==> flow/design.v <==
module branch_history_register #(parameter M = 4) (
    input logic clk,
    input logic reset,
    input logic branch_outcome,   
    output logic [M-1:0] bhr_out  
);
    always_ff @(posedge clk or posedge reset) begin
        if (reset) 
            bhr_out <= 0;  
        else 
            bhr_out <= {bhr_out[M-2:0], branch_outcome};  
    end
endmodule
module mnk_bit_predictor #(parameter K = 4,
                        parameter N = 2,
                        parameter M = 4
                        ) (
    input logic clk,
    input logic reset,
    input logic [K-1:0] index,
    input logic [M-1:0] bhr_in,
    input logic branch_outcome,        
    output logic prediction            
);
    logic [N-1:0] pht [((1<<K)*(1<<M))-1:0];  
    logic [K + M -1:0] new_index;
    assign new_index = {bhr_in,index};
    assign prediction = pht[new_index][N-1];
    always_ff @(posedge clk , posedge reset) begin
        if (reset) begin
            for (int i = 0; i < (1<<K)*(1<<M); i++)
                pht[i] <= 0;  
        end
        else begin
            if (branch_outcome) begin
                if (~(&pht[new_index]))
                    pht[new_index] <= pht[new_index] + 1;
            end
            else begin
                if (pht[new_index] > 0)
                    pht[new_index] <= pht[new_index] - 1;
            end
        end
    end
endmodule
module predictor_top #(parameter M = 3, parameter K = 4, parameter N = 3) (
    input logic clk,
    input logic reset,
    input logic [K-1:0] index,
    input logic branch_outcome,  
    output logic prediction,      
    output logic success
);
    logic [M-1:0] bhr_out;      
    branch_history_register #(M) bhr_inst (
        .clk(clk),
        .reset(reset),
        .branch_outcome(branch_outcome),
        .bhr_out(bhr_out)
    );
    mnk_bit_predictor #(K, N, M) pht_inst (
        .clk(clk),
        .reset(reset),
        .index(index),
        .bhr_in (bhr_out),
        .branch_outcome(branch_outcome),
        .prediction(prediction)
    );
    always_comb  begin
        if (prediction == branch_outcome)
        begin success = 1; end
        else begin
        success = 0;
        end
    end 
endmodule
export LEC_CHECK = 0
export ABC_AREA = 0
export CAP_MARGIN = 20
export CORE_MARGIN = 2
export CORE_UTILIZATION = 72
export CTS_CLUSTER_DIAMETER = 372
export CTS_CLUSTER_SIZE = 98
export PLACE_DENSITY = 0.39
export SLEW_MARGIN = 20
export TNS_END_PERCENT = 30
create_clock -name core_clock -period 3.44 [get_ports {clk}]
run.sh (not shown) runs the stock make flow with config.mk's settings and CLKGATE_MAP_FILE=.
The baseline did not get past 5_1_grt.
Change:
ABC_AREA = 1   (was 0)
CAP_MARGIN = 5   (was 20)
CTS_CLUSTER_DIAMETER = 105   (was 372)
CTS_CLUSTER_SIZE = default   (was 98)
GPL_ROUTABILITY_DRIVEN = 0   (was default)
MAX_ROUTING_LAYER = met5   (was default)
PLACE_DENSITY = 0.66   (was 0.39)
TNS_END_PERCENT = 80   (was 30)
clock period = 3.29 ns   (was 3.44 ns; I/O delays follow)
Outcome: The changed run never finished: it broke off in 5_1_grt; synthesized area rose by 4.8%; die area rose by 4.7%; synthesized cell count rose by 69%.

* * *

Starts from the design.v that is shown in full above.
Settings: LEC_CHECK=0, ABC_AREA=1, CAP_MARGIN=5, CORE_MARGIN=2, CORE_UTILIZATION=72, CTS_CLUSTER_DIAMETER=105, GPL_ROUTABILITY_DRIVEN=0, HOLD_SLACK_MARGIN=0.29, MAX_ROUTING_LAYER=met5, SETUP_SLACK_MARGIN=0.89, SLEW_MARGIN=20, TNS_END_PERCENT=80; clock period 3.48 ns.
The baseline aborted during global routing.
Rerun with:
Settings changed: ABC_AREA 1 to not set, CAP_MARGIN 5 to 20, CORE_UTILIZATION 72 to 58, CTS_CLUSTER_DIAMETER 105 to not set, GPL_ROUTABILITY_DRIVEN 0 to not set, HOLD_SLACK_MARGIN 0.29 to not set, MAX_ROUTING_LAYER met5 to not set, SETUP_SLACK_MARGIN 0.89 to 0.45, TNS_END_PERCENT 80 to not set.
Clock period 3.48 ns to 3.29 ns, I/O delays scaled along.
Effect: This time the run ran to the end with violations: max-capacitance violations, max-slew violations, negative setup slack; synthesized area decreases by 4.6%; die area increases by 18%; synthesized cell count decreases by 41%.
Rerun with:
Settings changed: ABC_AREA set to 1, CORE_UTILIZATION 58 to 72, CTS_CLUSTER_DIAMETER set to 216, CTS_CLUSTER_SIZE set to 75, HOLD_SLACK_MARGIN set to 0.3, PLACE_DENSITY_LB_ADDON set to 0.04, SETUP_SLACK_MARGIN 0.45 to 1.1, SLEW_MARGIN 20 to 0.
Clock period 3.29 ns to 3.9 ns, I/O delays scaled along.
What happened: This time the run failed in global routing, error GRT-0232; die size came out lower by about 15%; area after synthesis grows by 4.8%; synthesized cell count grows by about 70%.
Rerun with:
Settings changed: ABC_AREA 1 to not set, CORE_UTILIZATION 72 to 40, CTS_CLUSTER_DIAMETER 216 to 80, CTS_CLUSTER_SIZE 75 to 78, HOLD_SLACK_MARGIN 0.3 to not set, PLACE_DENSITY_LB_ADDON 0.04 to not set, SETUP_SLACK_MARGIN 1.1 to not set, SLEW_MARGIN 0 to 20, TNS_END_PERCENT set to 25.
Clock period 3.9 ns to 6.0 ns, I/O delays scaled along.
After rerunning: Now the flow finished clean. Synthesized cell count went down by about 40%. Die area went up by about 70%. Area after synthesis goes down by 4.6%.
Rerun with:
Settings changed: CAP_MARGIN 20 to 0, CORE_UTILIZATION 40 to 72, CTS_CLUSTER_DIAMETER 80 to 30, CTS_CLUSTER_SIZE 78 to not set, SETUP_SLACK_MARGIN set to 1.23, TNS_END_PERCENT 25 to not set.
Clock period 6.0 ns to 4.24 ns, I/O delays scaled along.
The changed run failed in clock tree synthesis (DPL-0038).
Die size is lower by well over a third.
Synthesized cell count does not change.
Synthesized area does not change.

* * *

job 1825:
RTL: the design.v shown in full above, as it stands there.
clock: 4.63 ns
lec_check: 0
cap_margin: 20
core_margin: 2
core_utilization: 70
cts_cluster_size: 37
place_density: 0.64
setup_slack_margin: 1.23
slew_margin: 40
Flow for job 1825 halted at global routing, error code GRT-0232.
> inputs changed (job 1825 -> job 6181)
Settings: ABC_AREA: unset -> 1; SLEW_MARGIN: 40 -> 20; CTS_CLUSTER_SIZE: 37 -> unset; CORE_UTILIZATION: 70 -> 63; PLACE_DENSITY: 0.64 -> 0.41; SETUP_SLACK_MARGIN: 1.23 -> unset; the clock period (ns, I/O delays scaled along): 4.63 -> 4.23.
Notes after the runs:
- The flow ran to completion for all of job 1825 and job 6181 but job 1825, which stopped partway.
- Job 1825: it failed with a tool error in global routing, so there are no final results.
- Number of instances in the placed design, job 6181 and job 1825, higher one = job 6181.
- Combined area of all synthesized cells on job 6181 is behind job 1825.
- Job 1825 → job 6181: chip area line of the yosys report now larger; standard-cell row count increased 4.
Inputs modified between job 6181 and job 6008:
Settings: swapping 20 for 0 in CAP_MARGIN; swapping 63 for 72 in CORE_UTILIZATION; clearing ABC_AREA, which used to be 1; clearing PLACE_DENSITY, which used to be 0.41; swapping 4.23 for 4.24 in the clock period (ns, I/O delays scaled along).
Findings:
From job 6181 to job 6008 the numbers moved as follows: number of buffers inserted by post-CTS setup repair +32; die extent in x -about 8%; pre-CTS setup slack -0.38 ns; sequential element share of the synthesized area +2.3 points.
Job 6008 got as far as global routing, where a tool error ended the run.
Setup changes, job 6008 to job 576
Settings: a change of CAP_MARGIN from 0 to 20; an added MIN_ROUTING_LAYER of met2; an added ABC_AREA of 1; an added GPL_ROUTABILITY_DRIVEN of 1; a change of CORE_MARGIN from 2 to 6; a change of CORE_UTILIZATION from 72 to 24; an added PLACE_DENSITY_LB_ADDON of 0.28; a change of the clock period (ns, I/O delays scaled along) from 4.24 to 7.0.
Notes after the runs:
Job 576 completed every stage of the flow, and the final layout passed the timing, DRC and antenna checks. Job 6008 and job 576 ended up with roughly the same post-synthesis adder-cell area fraction. Relative to job 6008, the net count of the mapped netlist measured on job 576 has increased by more than half. Mean area per synthesized cell for job 576: about 40% down relative to job 6008. The die used by job 576 is larger than the one used by job 6008. Diff job 6008 -> job 576: compound-cell area share of the yosys netlist fell 16 points, post-CTS repair timing setup buffer count fell 32, area after synthesis rose 4.8%. For job 576, the main logic family after synthesis was simple AND/OR/NAND/NOR gates, unlike job 6008, where it was multiplexers.

* * *

## before
RTL: the design.v shown in full above, as it stands there.
clock: 8.51 ns
lec_check: 0
abc_area: 1
cap_margin: 15
cell_pad_in_sites_detail_placement: 0
cell_pad_in_sites_global_placement: 2
core_margin: 2
core_utilization: 16
gpl_routability_driven: 0
max_routing_layer: met4
min_routing_layer: met2
place_density_lb_addon: 0.2
setup_slack_margin: 0.14
slew_margin: 0
before completed end to end with timing, DRC and antenna clean.
Modified inputs, after compared to before
Settings: clearing PLACE_DENSITY_LB_ADDON, which used to be 0.2; putting PLACE_DENSITY at 0.6 where nothing was set; clearing MAX_ROUTING_LAYER, which used to be met4; clearing CELL_PAD_IN_SITES_GLOBAL_PLACEMENT, which used to be 2; swapping 15 for 20 in CAP_MARGIN; swapping 0 for 20 in SLEW_MARGIN; clearing GPL_ROUTABILITY_DRIVEN, which used to be 0; swapping 16 for 40 in CORE_UTILIZATION; clearing MIN_ROUTING_LAYER, which used to be met2; clearing SETUP_SLACK_MARGIN, which used to be 0.14; clearing ABC_AREA, which used to be 1; clearing CELL_PAD_IN_SITES_DETAIL_PLACEMENT, which used to be 0; swapping 8.51 for 5.92 in the clock period (ns, I/O delays scaled along).
--- outcome ---
- In summary, before completed successfully, with a layout that passed the timing, DRC and antenna checks.
- Both conditions hold for after: the flow ran to the end and the final layout passed the timing, DRC and antenna checks.
- Compared with before, in after clock-buffer cell count lower, combinational power rose about 70%, switching part of the total fell 2.8 points, chip area in the Yosys report went down by about 4.6%, post-synthesis instance area -4.6%.
- Against before as the reference, after delivers a lower die area.
- Going from before to after, power went up by 43%, design area went down by 0.0011 mm².
- Diff before and after: synthesized cell count higher in before
- | area fraction in xor and xnor cells | before vs after | ≈ equal |
- Cmp before and after / routed wire length / higher: after

* * *

// predictor_top: RTL as listed in full above, without the edits since
Settings: LEC_CHECK=0, ABC_AREA=1, CAP_MARGIN=5, CORE_MARGIN=2, CORE_UTILIZATION=72, CTS_CLUSTER_DIAMETER=105, GPL_ROUTABILITY_DRIVEN=0, MAX_ROUTING_LAYER=met5, PLACE_DENSITY=0.65, SLEW_MARGIN=20, TNS_END_PERCENT=80; clock period 3.3 ns.
The baseline did not get past global routing, error GRT-0232.
Next try:
==> flow/config.mk (replaced) <==
export PLATFORM = sky130hd
export DESIGN_NAME = predictor_top
export DESIGN_NICKNAME = predictor_top
export VERILOG_FILES = /design/flow/design.v
export SDC_FILE = /design/flow/constraint.sdc
export NUM_CORES = 4
export LEC_CHECK = 0
export CAP_MARGIN = 0
export CORE_MARGIN = 2
export CORE_UTILIZATION = 72
export PLACE_DENSITY = 0.65
export SETUP_SLACK_MARGIN = 1.24
export SLEW_MARGIN = 20
==> flow/constraint.sdc (replaced) <==
create_clock -name core_clock -period 4.24 [get_ports {clk}]
set_input_delay 0.8480 -clock core_clock [delete_from_list [all_inputs] [get_ports {clk}]]
set_output_delay 0.8480 -clock core_clock [all_outputs]
set_load 0.01 [all_outputs]
The changed run ended with an error in global routing (GRT-0116).
Area after synthesis shrinks by a few percent.
Die area is lower by a few percent.
Synthesized cell count falls by well over a third.
Next try:
--- a/flow/config.mk
+++ b/flow/config.mk
@@ -6,8 +6,12 @@
 export NUM_CORES = 4
 export LEC_CHECK = 0
-export CAP_MARGIN = 0
+export ABC_AREA = 0
+export CAP_MARGIN = 20
 export CORE_MARGIN = 2
 export CORE_UTILIZATION = 72
-export PLACE_DENSITY = 0.65
-export SETUP_SLACK_MARGIN = 1.24
+export CTS_CLUSTER_DIAMETER = 372
+export CTS_CLUSTER_SIZE = 98
+export PLACE_DENSITY = 0.39
+export SETUP_SLACK_MARGIN = -0.29
 export SLEW_MARGIN = 20
+export TNS_END_PERCENT = 30
==> flow/constraint.sdc (replaced) <==
create_clock -name core_clock -period 3.44 [get_ports {clk}]
set_input_delay 0.6880 -clock core_clock [delete_from_list [all_inputs] [get_ports {clk}]]
set_output_delay 0.6880 -clock core_clock [all_outputs]
set_load 0.01 [all_outputs]
After rerunning: The new run died in global routing with GRT-0232. Area after synthesis stays the same. Die size does not change. Synthesized cell count is unchanged.
Power and IR drop assume default switching activity.
